==> flow/design.v (excerpt) <==
module cordic_sincos(
	input clk,
	input rst,
	input start,
	input [15:0] z0,
	output ready,
	output reg done,
	output [15:0] x,
	output [15:0] y
	);
	reg busy;
	reg [3:0] cnt;
	wire load;
	assign ready = ~busy;
	assign load = rst | (start & ~busy);
	always @(posedge clk)
	begin
		if(rst)
		begin
			busy <= 1'b0;
			cnt <= 4'd0;
			done <= 1'b0;
		end
		else
		begin
			done <= 1'b0;
			if(!busy)
			begin
				cnt <= 4'd0;
				if(start)
					busy <= 1'b1;
			end
			else
			begin
				cnt <= cnt + 4'd1;
				if(cnt == 4'd15)
				begin
					busy <= 1'b0;
					done <= 1'b1;
				end
			end
		end
	end
	datapathnew2 dp(x,y,z0,cnt,load,~busy,clk);
endmodule
Size: roughly 68 flip-flops, ~6500 sq um of cells after synthesis.
Settings: LEC_CHECK=0, ABC_AREA=1, CAP_MARGIN=35, CELL_PAD_IN_SITES_GLOBAL_PLACEMENT=2, CORE_MARGIN=2, CORE_UTILIZATION=40, CTS_CLUSTER_DIAMETER=168, GPL_TIMING_DRIVEN=0, MAX_ROUTING_LAYER=met4, SLEW_MARGIN=0, TNS_END_PERCENT=40; clock period 5.0 ns.
run.sh (not shown) runs the stock make flow with config.mk's settings and CLKGATE_MAP_FILE=.
==> next run, changes <==
==> flow/config.mk (replaced) <==
export PLATFORM = sky130hd
export DESIGN_NAME = cordic_sincos
export DESIGN_NICKNAME = cordic_sincos
export VERILOG_FILES = /design/flow/design.v
export SDC_FILE = /design/flow/constraint.sdc
export NUM_CORES = 4
export LEC_CHECK = 0
export CAP_MARGIN = 20
export CORE_ASPECT_RATIO = 0.5
export CORE_MARGIN = 2
export CORE_UTILIZATION = 40
export CTS_CLUSTER_DIAMETER = 225
export CTS_CLUSTER_SIZE = 99
export SLEW_MARGIN = 20
export TNS_END_PERCENT = 15
Utilization goes down by 1.2 points.
Maximum frequency goes down by 17%.
Sequential cell count stays the same.
Clock power goes up by 5.6%.
Worst hold slack gains 0.021 ns.
Die area goes down by 2.6%.
Via count goes down by 19%.
Cell area goes down by 5.4%.
Critical path depth goes down by 2.
Register-to-register slack loses 0.79 ns.
==> next run, changes <==
==> flow/config.mk (replaced) <==
export PLATFORM = sky130hd
export DESIGN_NAME = cordic_sincos
export DESIGN_NICKNAME = cordic_sincos
export VERILOG_FILES = /design/flow/design.v
export SDC_FILE = /design/flow/constraint.sdc
export NUM_CORES = 4
export LEC_CHECK = 0
export CAP_MARGIN = 35
export CORE_MARGIN = 2
export CORE_UTILIZATION = 40
export GPL_TIMING_DRIVEN = 0
export SLEW_MARGIN = 20
Effect: The changed run ran to the end with no violations. Non-clock buffer count rises by 50. Synthesized cell count is unchanged. Routed wire length is higher by 21%. First-iteration DRC count goes down by 11%. Worst setup slack is worse by 0.066 ns.
==> next run, changes <==
--- a/flow/config.mk
+++ b/flow/config.mk
@@ -7,6 +7,9 @@
 export LEC_CHECK = 0
+export ABC_AREA = 1
 export CAP_MARGIN = 35
+export CELL_PAD_IN_SITES_GLOBAL_PLACEMENT = 2
 export CORE_MARGIN = 2
 export CORE_UTILIZATION = 40
-export GPL_TIMING_DRIVEN = 0
-export SLEW_MARGIN = 20
+export GPL_TIMING_DRIVEN = 1
+export MAX_ROUTING_LAYER = met4
+export SLEW_MARGIN = 0
Outcome: The new run finished clean. Register-to-register slack is better by 0.88 ns. Non-clock buffer count decreases by 64. Critical path depth increases by 8. Combinational power decreases by 29%. Sequential power decreases by 10%. Global-route usage decreases by 2.0 points. Power decreases by 19%.


== quartz ==
cordic_sincos again, from the RTL that the note above started with.
clock: 3.16 ns
lec_check: 0
abc_area: 1
cap_margin: 35
cell_pad_in_sites_global_placement: 0
core_aspect_ratio: 0.84
core_margin: 2
core_utilization: 16
cts_cluster_diameter: 217
cts_cluster_size: 13
gpl_timing_driven: 1
max_routing_layer: met4
min_routing_layer: met1
place_density_lb_addon: 0.19
setup_slack_margin: 0.45
slew_margin: 20
tns_end_percent: 95
quartz: flow complete, layout not clean; failing: negative setup slack
[inputs] garnet vs quartz
Settings: CTS_CLUSTER_SIZE changed from 13 to 17; SETUP_SLACK_MARGIN removed (was 0.45); CORE_ASPECT_RATIO changed from 0.84 to 1.51; CTS_CLUSTER_DIAMETER changed from 217 to 293; CELL_PAD_IN_SITES_DETAIL_PLACEMENT newly set to 2; GPL_TIMING_DRIVEN changed from 1 to 0; ABC_AREA changed from 1 to 0; CAP_MARGIN changed from 35 to 20; the clock period (ns, I/O delays scaled along) changed from 3.16 to 3.63.
Findings:
Status garnet: flow complete, layout not clean - negative setup slack
Between quartz and garnet, post-layout instance area decreased.
quartz → garnet: average wire per standard cell moved up; area growth from synthesis to layout lost 16 points; fraction of standard cell area in multi-input logic increased 4.3 points; mean number of vias per cell grew by 6.9%.


The RTL this note starts from:
==> flow/design.v <==
`timescale 1ns / 1ps
module cla_slice_part(g,p,a,b);
 input a, b;
 output g;  
 output p;  
 assign g = a & b;
 assign p = a ^ b;
endmodule
module CarryPropagateGenerateUnit( g,p,a,b);
	input  [15:0] a,b;
	output [15:0] g,p;
	cla_slice_part s0(g[0],p[0],a[0],b[0]);
	cla_slice_part s1(g[1],p[1],a[1],b[1]);
	cla_slice_part s2(g[2],p[2],a[2],b[2]);
	cla_slice_part s3(g[3],p[3],a[3],b[3]);
	cla_slice_part s4(g[4],p[4],a[4],b[4]);
	cla_slice_part s5(g[5],p[5],a[5],b[5]);
	cla_slice_part s6(g[6],p[6],a[6],b[6]);
	cla_slice_part s7(g[7],p[7],a[7],b[7]);
	cla_slice_part s8(g[8],p[8],a[8],b[8]);
	cla_slice_part s9(g[9],p[9],a[9],b[9]);
	cla_slice_part s10(g[10],p[10],a[10],b[10]);
	cla_slice_part s11(g[11],p[11],a[11],b[11]);
	cla_slice_part s12(g[12],p[12],a[12],b[12]);
	cla_slice_part s13(g[13],p[13],a[13],b[13]);
	cla_slice_part s14(g[14],p[14],a[14],b[14]);
	cla_slice_part s15(g[15],p[15],a[15],b[15]);
endmodule
module SixteenBitSummationUnit(sum,p,carry,cin);
  input [14:0] carry;
  input cin;
  input [15:0] p;
  output [15:0] sum;
  assign sum[0] = p[0] ^ cin;
  assign sum[1] = p[1] ^ carry[0];
  assign sum[2] = p[2] ^ carry[1];
  assign sum[3] = p[3] ^ carry[2];
  assign sum[4] = p[4] ^ carry[3];
  assign sum[5] = p[5] ^ carry[4];
  assign sum[6] = p[6] ^ carry[5];
  assign sum[7] = p[7] ^ carry[6];
  assign sum[8] = p[8] ^ carry[7];
  assign sum[9] = p[9] ^ carry[8];
  assign sum[10] = p[10] ^ carry[9];
  assign sum[11] = p[11] ^ carry[10];
  assign sum[12] = p[12] ^ carry[11];
  assign sum[13] = p[13] ^ carry[12];
  assign sum[14] = p[14] ^ carry[13];
  assign sum[15] = p[15] ^ carry[14];
endmodule
module four_bit_block_cla(P,G,carry,p,g,cin);
	input [3:0] p,g;
	input cin;
	output [2:0] carry;
	output P,G;
	assign	carry[0] = 	g[0] |
											cin & p[0];
	assign	carry[1] =  g[1] |
											g[0] & p[1] |
											cin  &  p[0] & p[1];
	assign	carry[2] =  g[2] |
											g[1] & p[2] |
											g[0] & p [1] & p[2] |
											cin  & p[0] & p[1] & p[2];
	assign	P = p[0] & p[1] & p[2] & p[3];
	assign	G = g[3] | 
							g[2] & p[3] |
							g[1] & p[2] & p[3] |
							g[0] & p[1] & p[2] & p[3];
endmodule
module cla_16_two_level(sum,cout,a,b,cin);
	input [15:0] a, b;
	input cin;
	output [15:0] sum;
	output  cout;
	wire [15:0]   g, p,carry;  
	wire [3:0]  G,P;
	assign carry[3]  = G[0] | cin & P[0];
	assign carry[7]  = G[1] | G[0] & P[1] | cin & P[0] & P[1]; 
	assign carry[11] = G[2] |
										 G[1] & P[2] |
										 G[0] & P[1] & P[2] | 
										 cin  & P[0] & P[1] & P[2];
	assign cout = G[3] |
								G[2] & P[3] |
								G[1] & P[2] & P[3] |
								G[0] & P[1] & P[2] & P[3] |
								cin   & P[0] & P[1] & P[2] & P[3];
	CarryPropagateGenerateUnit   CPGU( g,p,a,b);
	four_bit_block_cla FBBC0(P[0],G[0],carry[2:0],p[3:0],g[3:0],cin);     
	four_bit_block_cla FBBC1(P[1],G[1],carry[6:4],p[7:4],g[7:4],carry[3]);   
	four_bit_block_cla FBBC2(P[2],G[2],carry[10:8],p[11:8],g[11:8],carry[7]);
	four_bit_block_cla FBBC3(P[3],G[3],carry[14:12],p[15:12],g[15:12],carry[11]); 
	SixteenBitSummationUnit TTBSU(sum,p,carry[14:0],cin);
endmodule
`timescale 1ns / 1ps
module xnew2(
	output reg [15:0] x,
	input [15:0] x0,
	input [15:0] y,
	input cin,
	input reset,
	input stop,
	input clk
	);
	wire [15:0] sum,a,b;
	wire cout;	 
	cla_16_two_level alu(sum,cout,a,b,cin);
	assign a=x;
	assign b=cin?(~y):y;
	always @(posedge clk)
	begin
		if(reset)
		begin
			x<=x0;
		end
		else
		begin
			if(!stop)
			begin
				x<=sum;
			end
			else
			begin
				x<=x;
			end
		end
	end
endmodule
`timescale 1ns / 1ps
module ynew2(
	output reg [15:0] y,
	input [15:0] y0,
	input [15:0] x,
	input cin,
	input reset,
	input stop,
	input clk
	);
	wire [15:0] sum,a,b;
	wire cout;	 
	cla_16_two_level alu(sum,cout,a,b,cin);
	assign a=y;
	assign b=cin?(~x):x;
	always @(posedge clk)
	begin
		if(reset)
		begin
			y<=y0;
		end
		else
		begin
			if(!stop)
			begin
				y<=sum;
			end
			else
			begin
				y<=y;
			end
		end	
	end
endmodule
`timescale 1ns / 1ps
module znew2(
	output reg [15:0] z,
	output zsign,
	input [15:0] z0,
	input [15:0] zrom,
	input cin,
	input reset,
	input stop,
	input clk
	);
	wire [15:0] sum,a,b;
	wire cout;	 
	cla_16_two_level alu(sum,cout,a,b,cin);
	assign a=z;
	assign b=cin?(~zrom):zrom;
	always @(posedge clk)
	begin
		if(reset)
		begin
			z<=z0;
		end
		else
		begin
			if(!stop)
				z<=sum;
			else
				z<=z;
		end	
	end
	assign zsign=z[15];
endmodule
`timescale 1ns / 1ps
module datapathnew2(
	output [15:0] x,
	output [15:0] y,
	input [15:0] z0,
	input [3:0] i,
	input reset,
	input stop,
	input clk
	); 
	parameter xinit=16'b0010_0110_1101_1101;	 
	parameter yinit=16'b0;
	reg [15:0] zrom_q;
	wire [15:0] xval,yval,zval;
	wire [15:0] x0,y0;
	wire [15:0] z;
	wire zsign;
	always @(*)
	begin
		case(i)
			4'd0: zrom_q=16'b0011_0010_0100_0011;
			4'd1: zrom_q=16'b0001_1101_1010_1100;
			4'd2: zrom_q=16'b0000_1111_1010_1101;
			4'd3: zrom_q=16'b0000_0111_1111_0101;
			4'd4: zrom_q=16'b0000_0011_1111_1110;
			4'd5: zrom_q=16'b0000_0001_1111_1111;
			4'd6: zrom_q=16'b0000_0000_1111_1111;
			4'd7: zrom_q=16'b0000_0000_0111_1111;
			4'd8: zrom_q=16'b0000_0000_0011_1111;
			4'd9: zrom_q=16'b0000_0000_0001_1111;
			4'd10: zrom_q=16'b0000_0000_0000_1111;
			4'd11: zrom_q=16'b0000_0000_0000_0111;
			4'd12: zrom_q=16'b0000_0000_0000_0011;
			4'd13: zrom_q=16'b0000_0000_0000_0001;
			4'd14: zrom_q=16'b0;
			4'd15: zrom_q=16'b0;
			default: zrom_q=16'b0;
		endcase
	end
	xnew2 xmod(x,x0,yval,xcin,reset,stop,clk);
	ynew2 ymod(y,y0,xval,ycin,reset,stop,clk);
	znew2 zmod(z,zsign,z0,zval,zcin,reset,stop,clk);
	assign x0=xinit;
	assign y0=yinit;
	assign xval=$signed(x)>>>i;
	assign yval=$signed(y)>>>i;
	assign zval=zrom_q;
	assign xcin=zsign?1'b0:1'b1;
	assign ycin=zsign?1'b1:1'b0;
	assign zcin=zsign?1'b0:1'b1;
endmodule
`timescale 1ns / 1ps
module cordic_sincos(
	input clk,
	input rst,
	input start,
	input [15:0] z0,
	output ready,
	output reg done,
	output [15:0] x,
	output [15:0] y
	);
	reg busy;
	reg [3:0] cnt;
	wire load;
	assign ready = ~busy;
	assign load = rst | (start & ~busy);
	always @(posedge clk)
	begin
		if(rst)
		begin
			busy <= 1'b0;
			cnt <= 4'd0;
			done <= 1'b0;
		end
		else
		begin
			done <= 1'b0;
			if(!busy)
			begin
				cnt <= 4'd0;
				if(start)
					busy <= 1'b1;
			end
			else
			begin
				cnt <= cnt + 4'd1;
				if(cnt == 4'd15)
				begin
					busy <= 1'b0;
					done <= 1'b1;
				end
			end
		end
	end
	datapathnew2 dp(x,y,z0,cnt,load,~busy,clk);
endmodule
==> flow/config.mk <==
export PLATFORM = sky130hd
export DESIGN_NAME = cordic_sincos
export DESIGN_NICKNAME = cordic_sincos
export VERILOG_FILES = /design/flow/design.v
export SDC_FILE = /design/flow/constraint.sdc
export NUM_CORES = 4
export LEC_CHECK = 0
export ABC_AREA = 0
export CAP_MARGIN = 20
export CORE_ASPECT_RATIO = 0.5
export CORE_MARGIN = 2
export CORE_UTILIZATION = 67
export CTS_CLUSTER_DIAMETER = 209
export CTS_CLUSTER_SIZE = 99
export SLEW_MARGIN = 20
export TNS_END_PERCENT = 15
==> flow/constraint.sdc <==
create_clock -name core_clock -period 5.0 [get_ports {clk}]
set_input_delay 1.0000 -clock core_clock [delete_from_list [all_inputs] [get_ports {clk}]]
set_output_delay 1.0000 -clock core_clock [all_outputs]
set_load 0.01 [all_outputs]
Rerun with:
ABC_AREA = not set   (was 0)
CORE_ASPECT_RATIO = not set   (was 0.5)
CORE_UTILIZATION = 40   (was 67)
CTS_CLUSTER_DIAMETER = not set   (was 209)
CTS_CLUSTER_SIZE = not set   (was 99)
TNS_END_PERCENT = not set   (was 15)
Setup slack improved by 0.045 ns.
Cell count goes up by 11%.
Power rises by 1.1%.
Wire length went up by 3.1%.
Sequential cell count stays the same.
Via count fell by 2.8%.
Rerun with:
ABC_AREA = 1   (was not set)
CAP_MARGIN = 35   (was 20)
CELL_PAD_IN_SITES_GLOBAL_PLACEMENT = 2   (was not set)
CORE_ASPECT_RATIO = 0.73   (was not set)
CORE_MARGIN = 4   (was 2)
CTS_CLUSTER_DIAMETER = 206   (was not set)
GPL_TIMING_DRIVEN = 1   (was not set)
HOLD_SLACK_MARGIN = 0.15   (was not set)
MAX_ROUTING_LAYER = met4   (was not set)
SLEW_MARGIN = 0   (was 20)
TNS_END_PERCENT = 75   (was not set)
- power went down by 14%
- worst setup slack improves by 0.79 ns
- die size rises by 9.6%
Rerun with:
ABC_AREA = not set   (was 1)
CAP_MARGIN = 20   (was 35)
CELL_PAD_IN_SITES_GLOBAL_PLACEMENT = not set   (was 2)
CORE_ASPECT_RATIO = not set   (was 0.73)
CORE_MARGIN = 2   (was 4)
CTS_CLUSTER_DIAMETER = not set   (was 206)
GPL_TIMING_DRIVEN = not set   (was 1)
HOLD_SLACK_MARGIN = not set   (was 0.15)
MAX_ROUTING_LAYER = not set   (was met4)
SLEW_MARGIN = 20   (was 0)
TNS_END_PERCENT = not set   (was 75)
clock period = 4.75 ns   (was 5.0 ns; I/O delays follow)
Outcome: The changed run completed with no timing, DRC or antenna violations. Sequential cell count stays the same. Global-route usage goes down by 1.3 points. Worst setup slack gets worse by 0.81 ns. Design area goes down by 0.50%. Via count goes down by 13%. Cell count goes down by 16%. Worst hold slack barely changes. Die area goes down by 8.7%.
Rerun with:
ABC_AREA = 1   (was not set)
CORE_UTILIZATION = 66   (was 40)
clock period = 5.11 ns   (was 4.75 ns; I/O delays follow)
=>
- cell count went up by 11%
- sequential cell count does not change
- setup slack is better by 0.76 ns
- hold slack improves by 0.020 ns
- via count is higher by 15%
- non-clock buffer count decreases by 19
Rerun with:
ABC_AREA = not set   (was 1)
CORE_UTILIZATION = 67   (was 66)
CTS_CLUSTER_DIAMETER = 29   (was not set)
clock period = 4.04 ns   (was 5.11 ns; I/O delays follow)
This time the run reached the layout checks and failed them: setup timing. Sequential power climbs by well over a third. Worst setup slack degrades by 1.2 ns. Die area drops by a few percent. Final cell count drops by about a fifth. Total power climbs by well over a third. Hold slack degrades by 0.018 ns. Synthesized cell count drops by about a fifth. Routed wire length climbs by roughly a tenth.
Power is estimated from default activity; no workload was simulated.
